==> build 73 <==
==> flow/design.v <==
`timescale 1ns / 1ps
module SimpleCPU(clk, rst, data_fromRAM, wrEn, addr_toRAM, data_toRAM, pCounter);
parameter SIZE = 10;
input clk, rst;
input wire [31:0] data_fromRAM;
output reg wrEn;
output reg [SIZE-1:0] addr_toRAM;
output reg [31:0] data_toRAM;
output reg [SIZE-1:0] pCounter;
reg [ 3:0] opcode, opcodeNext;
reg [13:0] operand1, operand2, operand1Next, operand2Next;
reg [SIZE-1:0]   pCounterNext;
reg [31:0] num1, num2, num1Next, num2Next;
reg [ 3:0] state, stateNext;
always @(posedge clk)begin
	state    <= stateNext;
	pCounter <= pCounterNext;
	opcode   <= opcodeNext;
	operand1 <= operand1Next;
	operand2 <= operand2Next;
	num1     <= num1Next;
	num2     <= num2Next;
end
always @*begin
	stateNext    = state;
	pCounterNext = pCounter;
	opcodeNext   = opcode;
	operand1Next = operand1;
	operand2Next = operand2;
	num1Next     = num1;
	num2Next     = num2;
	addr_toRAM   = 0;
	wrEn         = 0;
	data_toRAM   = 0;
if(rst)
	begin
	stateNext    = 0;
	pCounterNext = 0;
	opcodeNext   = 0;
	operand1Next = 0;
	operand2Next = 0;
	num1Next     = 0;
	num2Next     = 0;
	addr_toRAM   = 0;
	wrEn         = 0;
	data_toRAM   = 0;
	end
else 
	case(state)                       
		0: begin											 
			pCounterNext = pCounter;
			opcodeNext   = opcode;
			operand1Next = 0;
			operand2Next = 0;
			addr_toRAM   = pCounter;
			num2Next     = 0;
			wrEn         = 0;
			data_toRAM   = 0;
			stateNext    = 1;
		end 
		1:begin                    
			pCounterNext = pCounter;
			opcodeNext   = {data_fromRAM[28], data_fromRAM[31:29]};
			operand1Next = data_fromRAM[27:14];
			operand2Next = data_fromRAM[13:0];
			addr_toRAM   = operand1Next;
			num1Next     = data_fromRAM;
			wrEn         = 0;
			data_toRAM   = 0;
			if( {data_fromRAM[28], data_fromRAM[31:29]} == 4'b0101 ) 	begin
				stateNext = 5;
				addr_toRAM = data_fromRAM[13:0];
				num1Next = operand1;
			end
			else if( {data_fromRAM[28], data_fromRAM[31:29]} == 4'b1101 ) 	begin
				stateNext = 6;
				addr_toRAM = data_fromRAM[27:14];
				num1Next = operand1;
			end
			else if(data_fromRAM[28] == 0 )  
				stateNext = 2;  
			else 
				stateNext = 3;
		end
		2: begin          
			pCounterNext = pCounter;
			opcodeNext   = opcode;
			operand1Next = operand1;
			operand2Next = operand2;
			addr_toRAM   = operand2;
			num1Next     = data_fromRAM;
			wrEn         = 0;
			data_toRAM   = operand2;
			stateNext = 3;
		end
		3: begin            
			pCounterNext = pCounter + 1;
			opcodeNext = opcode;
			operand1Next = operand1;
			operand2Next = operand2;
			addr_toRAM = operand1;
			num1Next = num1;
			wrEn = 1;
			stateNext = 0;
			case(opcode)                       
				4'b0000: data_toRAM = num1Next + data_fromRAM;  
				4'b1000: data_toRAM = data_fromRAM + operand2;  
				4'b0001: data_toRAM = ~(num1Next & data_fromRAM);  
				4'b1001: data_toRAM = ~(data_fromRAM & operand2);  
				4'b0010: begin 
					if(data_fromRAM < 32)
						data_toRAM = num1 >> data_fromRAM; 
					else
						data_toRAM = num1 << (data_fromRAM - 32); 
				end
				4'b1010: begin 
					if(operand2 < 32)
						data_toRAM = data_fromRAM >> operand2; 
					else
						data_toRAM = data_fromRAM << (operand2 - 32); 
				end
				4'b0011: data_toRAM = num1Next < data_fromRAM;  
				4'b1011: data_toRAM = data_fromRAM < operand2;  
				4'b0100: data_toRAM = data_fromRAM;  
				4'b1100: data_toRAM = operand2;  
				4'b0101: begin 
					data_toRAM = data_fromRAM;
					addr_toRAM = operand1;
					wrEn = 1;
				end
				4'b1101: begin  
					num2Next = data_fromRAM;
					addr_toRAM = num2;
					data_toRAM = data_fromRAM;
					wrEn = 1;
				end
				4'b0110: begin  
					if(data_fromRAM == 0)
						pCounterNext = num1;
					else
						pCounterNext = pCounter + 1;
					wrEn = 0;
				end
				4'b1110: begin
					pCounterNext = data_fromRAM + operand2;  
					wrEn = 0;
				end
				4'b0111: data_toRAM = num1Next * data_fromRAM;  
				4'b1111: data_toRAM = data_fromRAM * operand2;  
			endcase 
		end
		4:begin                    
			pCounterNext = pCounter + 1;
			opcodeNext   = 4'b0100;
			operand1Next = operand1;
			operand2Next = operand2;
			data_toRAM	 = num2;
			wrEn         = 1; 
			stateNext 	 = 0; 
			if(opcode == 4'b0101)
				addr_toRAM   = operand1;
			else if (opcode == 4'b1101)
				addr_toRAM   = num1 ;
		end
		5: begin      
			pCounterNext = pCounter;
			opcodeNext   = opcode;
			operand1Next = operand1;
			operand2Next = operand2;
			addr_toRAM   = data_fromRAM;
			num1Next     = data_fromRAM;
			wrEn         = 0;
			data_toRAM   = operand2;
			stateNext = 3;
		end
		6: begin      
			pCounterNext = pCounter;
			opcodeNext   = opcode;
			operand1Next = operand1;
			operand2Next = operand2;
			addr_toRAM   = data_fromRAM;
			num1Next     = data_fromRAM;
			num2Next     = data_fromRAM;
			wrEn         = 0;
			data_toRAM   = operand2;
			stateNext = 2;
		end
		default: begin
			stateNext    = 0;
			pCounterNext = 0;
			opcodeNext   = 0;
			operand1Next = 0;
			operand2Next = 0;
			num1Next     = 0;
			num2Next     = 0;
			addr_toRAM   = 0;
			wrEn         = 0;
			data_toRAM   = 0;
		end
	endcase
end
endmodule
==> flow/run.sh <==
#!/bin/bash
# the make line also repeats each setting of config.mk as NAME=value (left out here)
make -C /OpenROAD-flow-scripts/flow DESIGN_CONFIG=/design/flow/config.mk WORK_HOME=/design/flow/orfs CLKGATE_MAP_FILE= finish
==> flow/config.mk <==
export PLATFORM = sky130hd
export DESIGN_NAME = SimpleCPU
export DESIGN_NICKNAME = SimpleCPU
export VERILOG_FILES = /design/flow/design.v
export SDC_FILE = /design/flow/constraint.sdc
export NUM_CORES = 4
export LEC_CHECK = 0
export ABC_AREA = 1
export CAP_MARGIN = 20
export CORE_MARGIN = 2
export CORE_UTILIZATION = 70
export CTS_CLUSTER_SIZE = 21
export SETUP_SLACK_MARGIN = 0.88
export SLEW_MARGIN = 20
==> flow/constraint.sdc <==
create_clock -name core_clock -period 3.6 [get_ports {clk}]
set_input_delay 0.7200 -clock core_clock [delete_from_list [all_inputs] [get_ports {clk}]]
set_output_delay 0.7200 -clock core_clock [all_outputs]
set_load 0.01 [all_outputs]
==> inputs of trial 4, as changes to build 73 <==
CORE_UTILIZATION = 40   (was 70)
CTS_CLUSTER_DIAMETER = 196   (was unset)
CTS_CLUSTER_SIZE = unset   (was 21)
HOLD_SLACK_MARGIN = 0.3   (was unset)
SETUP_SLACK_MARGIN = unset   (was 0.88)
==> flow/constraint.sdc (replaced) <==
create_clock -name core_clock -period 14.0 [get_ports {clk}]
set_input_delay 2.8000 -clock core_clock [delete_from_list [all_inputs] [get_ports {clk}]]
set_output_delay 2.8000 -clock core_clock [all_outputs]
set_load 0.01 [all_outputs]
==> inputs of trial 16, as changes to build 73 <==
ABC_AREA = unset   (was 1)
CORE_UTILIZATION = 52   (was 70)
CTS_CLUSTER_SIZE = unset   (was 21)
SETUP_SLACK_MARGIN = unset   (was 0.88)
==> flow/constraint.sdc (replaced) <==
create_clock -name core_clock -period 14.0 [get_ports {clk}]
set_input_delay 2.8000 -clock core_clock [delete_from_list [all_inputs] [get_ports {clk}]]
set_output_delay 2.8000 -clock core_clock [all_outputs]
set_load 0.01 [all_outputs]
==> inputs of build 2, as changes to build 73 <==
ABC_AREA = unset   (was 1)
CORE_UTILIZATION = 61   (was 70)
CTS_CLUSTER_SIZE = unset   (was 21)
SETUP_SLACK_MARGIN = -0.79   (was 0.88)
TNS_END_PERCENT = 5   (was unset)
==> flow/constraint.sdc (replaced) <==
create_clock -name core_clock -period 10.9 [get_ports {clk}]
set_input_delay 2.1800 -clock core_clock [delete_from_list [all_inputs] [get_ports {clk}]]
set_output_delay 2.1800 -clock core_clock [all_outputs]
set_load 0.01 [all_outputs]
==> qor summary <==
item	trial 16	build 73	build 2	trial 4
Seq group	0.000282 W	-	0.000368 W	0.000305 W
Comb group	0.00161 W	-	0.00242 W	0.00209 W
Final setup violation count	1	-	22	0
XOR Share, Synth	0.03744	0.02528	0.03744	0.02528
Total wire length	217.2 mm	-	223.9 mm	212.0 mm
Wire length on met2	89.73 mm	-	85.17 mm	85.81 mm
Result of the run	failed layout checks	stopped before the end	failed layout checks	finished clean
Failing step	-	global routing (5_1_grt)	-	-
Layout check failures	negative setup slack	-	max-capacitance violations, max-slew violations, negative setup slack	-
CTS tree	built	-	built	built
Area share of the largest cell type after synthesis	0.3297	0.3153	0.3297	0.3153
Cell Count Post-Placement	6348	8264	6533	7837
Logic area	35330 um^2	-	35550 um^2	34510 um^2
Post-synthesis cell count	5341	6561	5341	6561
Plain + repair buffers	341	-	703	263
Sequential group share of total power	0.132	-	0.119	0.114
Area of the core	78870 um^2	61480 um^2	67160 um^2	107200 um^2
Power figures rest on the tool's default switching activity, not on a simulated workload.
